## scr_search
module scr_search(clk,rst,start,R_fixed,angle1,adder,error,X,Y,done
    );
Settings: LEC_CHECK=0, CAP_MARGIN=20, CORE_MARGIN=2, CORE_UTILIZATION=48, HOLD_SLACK_MARGIN=0.29, SETUP_SLACK_MARGIN=1.82, SLEW_MARGIN=20; clock period 6.35 ns.
run.sh (not shown) runs the stock make flow with config.mk's settings and CLKGATE_MAP_FILE=.
The starting point ended with an error in global routing (5_1_grt).
==> next run, changes <==
Settings changed: CORE_UTILIZATION 48 to 57, CTS_CLUSTER_DIAMETER set to 310, HOLD_SLACK_MARGIN 0.29 to unset, PLACE_DENSITY set to 0.45.
The new run ended with an error in global routing (5_1_grt) (GRT-0116); die size came out lower by 15%; synthesized cell count does not change; synthesized area stays the same.
==> next run, changes <==
Settings changed: CORE_UTILIZATION 57 to 25, CTS_CLUSTER_DIAMETER 310 to unset, SETUP_SLACK_MARGIN 1.82 to unset.
Clock period 6.35 ns to 15.6 ns, I/O delays scaled along.
Result:
- This time the run passed the timing, design-rule and antenna checks
- synthesized cell count stays the same
- die area went up by well over a third
- area after synthesis does not change
==> next run, changes <==
Settings changed: SETUP_SLACK_MARGIN set to 0.53.
Clock period 15.6 ns to 11.3 ns, I/O delays scaled along.
What happened: Cell count is higher by 2.7%; worst setup slack gets worse by 3.3 ns; global-route usage went up by 2.4 points; synthesized area is unchanged.
==> next run, changes <==
Settings changed: CORE_UTILIZATION 25 to 58, PLACE_DENSITY 0.45 to unset, SETUP_SLACK_MARGIN 0.53 to unset.
Clock period 11.3 ns to 8.15 ns, I/O delays scaled along.
What happened: With this change the flow stopped in global routing (5_1_grt) with GRT-0116. Die area falls by 56%. Synthesized area does not change. Synthesized cell count does not change.
==> next run, changes <==
Settings changed: CORE_UTILIZATION 58 to 57, SETUP_SLACK_MARGIN set to -0.58.
Clock period 8.15 ns to 9.21 ns, I/O delays scaled along.
The new run stopped in global routing (5_1_grt).
Die area grows by 1.7%.
Synthesized area stays the same.
Synthesized cell count is unchanged.

---

== job 104 ==
scr_search again, from the RTL that the note above started with.
make LEC_CHECK=0 ABC_AREA=0 CAP_MARGIN=0 CELL_PAD_IN_SITES_DETAIL_PLACEMENT=0 CORE_ASPECT_RATIO=1.04 CORE_MARGIN=2 CORE_UTILIZATION=27 CTS_CLUSTER_SIZE=89 MIN_ROUTING_LAYER=met2 PLACE_DENSITY_LB_ADDON=0.27 SETUP_SLACK_MARGIN=0.39 SLEW_MARGIN=0 TNS_END_PERCENT=70 finish   # period 9.03 ns
global routing (5_1_grt): job 104 exited with error
Setup changes, job 104 to job 1062
- CORE_UTILIZATION changed from 27 to 58
- SLEW_MARGIN changed from 0 to 20
- ABC_AREA removed (was 0)
- PLACE_DENSITY_LB_ADDON removed (was 0.27)
- TNS_END_PERCENT removed (was 70)
- PLACE_DENSITY newly set to 0.6
- CORE_ASPECT_RATIO removed (was 1.04)
- CTS_CLUSTER_SIZE removed (was 89)
- MIN_ROUTING_LAYER removed (was met2)
- CAP_MARGIN changed from 0 to 20
- SETUP_SLACK_MARGIN removed (was 0.39)
- CELL_PAD_IN_SITES_DETAIL_PLACEMENT removed (was 0)
- the clock period (ns, I/O delays scaled along) changed from 9.03 to 8.05
Notes after the runs:
- When job 1062 is set beside job 104, its post-CTS setup buffer count turns out to be 26 larger.
- In the reports for job 1062 and job 104, the smaller half-perimeter wire length after detailed placement belongs to job 1062.
- Cmp job 1062 vs job 104: last weighted congestion value of the routability-driven placer higher in job 1062
- Job 1062 -> job 104: clock tree buffer depth delta 0, exact match
- FAIL job 1062 @ global routing (5_1_grt): tool exited with error
- Taking job 1062 as 1.0, job 104 lands at 0.48 on number of gates given a new drive strength after cts.
- Number of distinct library cells after synthesis delta (job 104 -> job 1062): insignificant
- Die area (job 1062 vs. job 104) decreases by more than half
- Re synthesized instance count: no difference whatsoever between job 1062 and job 104.
- Taking job 1062 as 1.0, job 104 lands at 1.5 on height of the die.
- Re area after detailed placement: job 104 was lower than job 1062.
- The total number of placement rows reported for job 1062 is smaller than that of job 104 by 26.
Modified inputs, job 5149 compared to job 1062
- changing PLACE_DENSITY from 0.6 to 0.45
- changing CORE_UTILIZATION from 58 to 22
- changing the clock period (ns, I/O delays scaled along) from 8.05 to 12.1
[summary]
Every stage of the flow completed for job 5149, and the final layout passed the timing, design-rule and antenna checks. Diff job 5149..job 1062 | proportion of synthesized chip area in sequential cells | unchanged. Compared with job 1062, job 5149 shows a higher height of the die. Job 5149 against job 1062; global placer's final weighted congestion is down by more than a quarter. Of job 5149 and job 1062, the run reporting the lower core region area was job 1062. The post-synthesis instance total of job 5149 and that of job 1062 are within noise of each other. Taking job 1062 as the reference, in job 5149 post-synthesis instance area now sits at about the same level; worst setup slack after placement went up 1.75 ns. Floorplan check, job 5149 vs job 1062: die outline larger in job 5149. Proportion of synthesized area in mux cells: job 5149 vs job 1062 identical.
## Diff of input files: job 7703 against job 5149
- swapping 22 for 44 in CORE_UTILIZATION
- swapping 12.1 for 6.41 in the clock period (ns, I/O delays scaled along)
==> results <==
Job 7703: it failed with a tool error in global routing (5_1_grt), so there are no final results.
The number of CTS-inserted buffers on job 7703 is in line with that on job 5149.
Job 7703 ended with more post-CTS setup-driven buffer insertion count than job 5149.
Job 7703: post-placement worst setup slack 3.48 ns below job 5149
Diff job 5149 -> job 7703 | chip footprint | decrease of 49%
Post-synthesis cell count from yosys: job 5149 vs job 7703 identical
Going from job 5149 to job 7703, post-cts gate resize count saw an increase, cell count after placement saw an increase, share of synthesized cell area in full adder, half adder and majority cells saw little to no change, chip area estimate from yosys synthesis saw little to no change.
Changes in job 9962 relative to job 7703:
- ABC_AREA: unset -> 1
- the clock period (ns, I/O delays scaled along): 6.41 -> 8.24
## What came out
- Compared to job 7703, job 9962 was floorplanned on a smaller die.
- Compared with job 7703, job 9962 shows a lower xor and xnor area share after synthesis.
- Between job 9962 and job 7703, the number of instances resized during post-cts repair is lower for job 9962.
- Relative to job 7703, die extent in y has decreased by 1.9% in job 9962.
- Of job 9962 and job 7703, only job 7703 fails to reach the end of the flow.
- No final results exist for job 7703, since it was stopped by error GRT-0232 during global routing (5_1_grt).
